Design neural_pipeline_top, start of the top module:
module neural_pipeline_top (
    input wire clk,
    input wire rst,
    input wire signed [15:0] raw_in,
    output wire signed [15:0] vel_out
);
Size in the first run: roughly 220 flip-flops, ~34 I/O pins, about 40,000 sq um of cells after synthesis.
==> flow/config.mk <==
export PLATFORM = sky130hd
export DESIGN_NAME = neural_pipeline_top
export DESIGN_NICKNAME = neural_pipeline_top
export VERILOG_FILES = /design/flow/design.v
export SDC_FILE = /design/flow/constraint.sdc
export NUM_CORES = 4
export LEC_CHECK = 0
export CAP_MARGIN = 20
export CELL_PAD_IN_SITES_GLOBAL_PLACEMENT = 3
export CORE_MARGIN = 5
export CORE_UTILIZATION = 40
export CTS_CLUSTER_SIZE = 27
export GPL_ROUTABILITY_DRIVEN = 0
export GPL_TIMING_DRIVEN = 1
export PLACE_DENSITY_LB_ADDON = 0.06
export SLEW_MARGIN = 25
==> flow/constraint.sdc <==
create_clock -name core_clock -period 40.7 [get_ports {clk}]
set_input_delay 8.1400 -clock core_clock [delete_from_list [all_inputs] [get_ports {clk}]]
set_output_delay 8.1400 -clock core_clock [all_outputs]
set_load 0.01 [all_outputs]
run.sh (not shown) runs the stock make flow with config.mk's settings and CLKGATE_MAP_FILE=.
Edit:
- ABC_AREA: unset -> 0
- CELL_PAD_IN_SITES_GLOBAL_PLACEMENT: 3 -> unset
- CORE_ASPECT_RATIO: unset -> 1.97
- CORE_MARGIN: 5 -> 3
- CORE_UTILIZATION: 40 -> 19
- CTS_CLUSTER_DIAMETER: unset -> 111
- CTS_CLUSTER_SIZE: 27 -> unset
- GPL_ROUTABILITY_DRIVEN: 0 -> unset
- GPL_TIMING_DRIVEN: 1 -> unset
- PLACE_DENSITY_LB_ADDON: 0.06 -> unset
- SLEW_MARGIN: 25 -> 20
- clock period: 40.7 -> 25.0 ns (I/O delays scaled with it)
Die area went up by 100%; global-route usage went down by 11 points; routed wire length went up by about 3%; count of clock-buffer cells in the layout went down by 7; sequential cell count is unchanged; hold slack is better by 0.0045 ns; synthesized cell count does not change; setup slack is worse by 12 ns.
Edit:
- ABC_AREA: 0 -> unset
- CORE_ASPECT_RATIO: 1.97 -> unset
- CORE_MARGIN: 3 -> 2
- CORE_UTILIZATION: 19 -> 40
- CTS_CLUSTER_DIAMETER: 111 -> unset
Effect:
- wire length came out lower by 13%
- cell area came out lower by 4.3%
- via count came out lower by 2.8%
- hold slack degrades by 0.010 ns
- core utilization came out higher by 22 points
- first-iteration DRC count came out higher by 65%
- setup slack improves by 0.34 ns
- sequential share of layout area came out higher by 0.44 points
- fmax came out higher by 1.5%
Edit:
- CORE_UTILIZATION: 40 -> 12
- clock period: 25.0 -> 30.3 ns (I/O delays scaled with it)
Effect:
- design area is higher by 9.0%
- hold slack improved by 0.012 ns
- count of clock-buffer cells in the layout is lower by 14
- area after synthesis does not change
- cell count is higher by 53%
- die area is higher to 3.3 times its value
- core utilization is lower by 29 points
- global-route usage is lower by 14 points

The RTL this note starts from:
==> flow/design.v <==
`timescale 1ns / 1ps
module iir_filter (
    input wire clk,
    input wire rst,
    input wire signed [15:0] x_in,
    output reg signed [15:0] y_out
);
    localparam signed [39:0] B0 =  3947;
    localparam signed [39:0] B1 = -7894;
    localparam signed [39:0] B2 =  3947;
    localparam signed [39:0] A2 = -7891; 
    localparam signed [39:0] A3 =  3801;
    reg signed [39:0] z1;
    reg signed [39:0] z2;
    wire signed [39:0] x_ext;
    wire signed [39:0] b0_x, b1_x, b2_x;
    wire signed [39:0] a2_y, a3_y;
    wire signed [39:0] y_acc;
    assign x_ext = {{24{x_in[15]}}, x_in};
    assign b0_x = x_ext * B0;
    assign b1_x = x_ext * B1;
    assign b2_x = x_ext * B2;
    assign y_acc = b0_x + z1;
    reg signed [15:0] y_comb;
    wire signed [39:0] y_scaled = y_acc >>> 12; 
    always @(*) begin
        if (y_scaled > 32767)      
            y_comb = 32767;
        else if (y_scaled < -32768) 
            y_comb = -32768;
        else                        
            y_comb = y_scaled[15:0];
    end
    wire signed [39:0] y_comb_ext = {{24{y_comb[15]}}, y_comb};
    assign a2_y = y_comb_ext * A2;
    assign a3_y = y_comb_ext * A3;
    always @(posedge clk) begin
        if (rst) begin
            y_out <= 0;
            z1 <= 0;
            z2 <= 0;
        end else begin
            y_out <= y_comb;
            z1 <= b1_x - a2_y + z2;
            z2 <= b2_x - a3_y;
        end
    end
endmodule
`timescale 1ns / 1ps
module threshold_estimator (
    input wire clk,
    input wire rst,
    input wire signed [15:0] data_in,
    output reg signed [15:0] threshold
);
    reg signed [15:0] abs_data;
    always @(*) begin
        if (data_in == -16'd32768) abs_data = 16'd32767;
        else abs_data = (data_in < 0) ? -data_in : data_in;
    end
    localparam K = 14; 
    reg signed [31:0] accumulator;
    always @(posedge clk) begin
        if (rst) begin
            accumulator <= 0;
            threshold <= 0;
        end else begin
            accumulator <= accumulator - (accumulator >>> K) + abs_data;
            threshold <= -(((accumulator >>> K) * 45) >>> 3);
        end
    end
endmodule
`timescale 1ns / 1ps
module spike_detect (
    input wire clk,
    input wire rst,
    input wire signed [15:0] data_in,
    input wire signed [15:0] threshold,
    output reg spike_out
);
    localparam integer LOCKOUT = 20;
    localparam signed [15:0] SATURATION_NEG = -16'd30000;
    reg [4:0] timer;
    always @(posedge clk) begin
        if (rst) begin
            spike_out <= 0;
            timer <= 0;
        end else begin
            spike_out <= 0;
            if (timer > 0) begin
                timer <= timer - 1;
            end else begin
                if ((data_in < threshold) && (data_in > SATURATION_NEG)) begin
                    spike_out <= 1;
                    timer <= LOCKOUT;
                end
            end
        end
    end
endmodule
`timescale 1ns / 1ps
module velocity_decoder (
    input wire clk,
    input wire rst,
    input wire bin_strobe,  
    input wire signed [15:0] bin_count,  
    output reg signed [15:0] velocity  
);
    localparam signed [15:0] M1 = 16'd3891;  
    localparam signed [15:0] M2 = 16'd819;  
    localparam signed [15:0] MAX_VEL = 16'd20480; 
    localparam signed [15:0] MIN_VEL = -16'd20480;
    reg signed [31:0] term1;  
    reg signed [31:0] term2;  
    reg signed [31:0] sum;  
    always @(posedge clk) begin
        if (rst) begin
            velocity <= 0;
        end else if (bin_strobe) begin
            term1 = velocity * M1; 
            term2 = (bin_count * M2) <<< 12;
            sum = term1 + term2;
            if ((sum >>> 12) > MAX_VEL) 
                velocity <= MAX_VEL;
            else if ((sum >>> 12) < MIN_VEL)
                velocity <= MIN_VEL;
            else
                velocity <= sum >>> 12;
        end
    end
endmodule
`timescale 1ns / 1ps
module neural_pipeline_top (
    input wire clk,
    input wire rst,
    input wire signed [15:0] raw_in,
    output wire signed [15:0] vel_out
);
    wire signed [15:0] filt_out;
    wire spike_pulse_raw;  
    reg spike_pulse_safe;  
    wire signed [15:0] auto_threshold;
    reg [17:0] warmup_cnt; 
    always @(posedge clk) begin
        if (rst) begin
            warmup_cnt <= 0;
            spike_pulse_safe <= 0;
        end else begin
            if (warmup_cnt < 150000) 
                warmup_cnt <= warmup_cnt + 1;
            if (warmup_cnt == 150000) 
                spike_pulse_safe <= spike_pulse_raw;
            else 
                spike_pulse_safe <= 0;
        end
    end
    reg [10:0] bin_timer;
    reg bin_strobe;
    reg signed [15:0] bin_accumulator;
    reg signed [15:0] current_bin_count;
    iir_filter u_filter (
        .clk(clk),
        .rst(rst),
        .x_in(raw_in),
        .y_out(filt_out)
    );
    threshold_estimator u_thresh_gen (
        .clk(clk),
        .rst(rst),
        .data_in(filt_out),
        .threshold(auto_threshold)
    );
    spike_detect u_detect (
        .clk(clk),
        .rst(rst),
        .data_in(filt_out),
        .threshold(auto_threshold), 
        .spike_out(spike_pulse_raw) 
    );
    always @(posedge clk) begin
        if (rst) begin
            bin_timer <= 0;
            bin_accumulator <= 0;
            current_bin_count <= 0;
            bin_strobe <= 0;
        end else begin
            bin_strobe <= 0;
            if (spike_pulse_safe)
                bin_accumulator <= bin_accumulator + 1;
            if (bin_timer == 1499) begin
                bin_timer <= 0;
                current_bin_count <= bin_accumulator;
                bin_accumulator <= 0;
                bin_strobe <= 1;
            end else begin
                bin_timer <= bin_timer + 1;
                bin_strobe <= 0;
            end
        end
    end
    velocity_decoder u_decoder (
        .clk(clk),
        .rst(rst),
        .bin_strobe(bin_strobe),
        .bin_count(current_bin_count),
        .velocity(vel_out)
    );
endmodule
clock: 25.0 ns
lec_check: 0
abc_area: 1
cap_margin: 20
core_margin: 7
core_utilization: 44
cts_cluster_size: 100
slew_margin: 20
tns_end_percent: 20
Change:
--- a/flow/config.mk
+++ b/flow/config.mk
@@ -7,7 +7,10 @@
 export LEC_CHECK = 0
-export ABC_AREA = 1
+export ABC_AREA = 0
 export CAP_MARGIN = 20
+export CORE_ASPECT_RATIO = 1.96
 export CORE_MARGIN = 7
-export CORE_UTILIZATION = 44
+export CORE_UTILIZATION = 30
+export CTS_CLUSTER_DIAMETER = 91
 export CTS_CLUSTER_SIZE = 100
+export GPL_ROUTABILITY_DRIVEN = 0
 export SLEW_MARGIN = 20
Effect: The changed run ran to the end with no violations; final cell count came out lower by a few percent; hold slack is better by 37 ps; fmax came out lower by roughly a tenth; die size came out higher by well over a third; setup slack is worse by 2400 ps; utilization came out lower by 15 points; sequential cell count is unchanged; area after synthesis came out lower by a few percent.
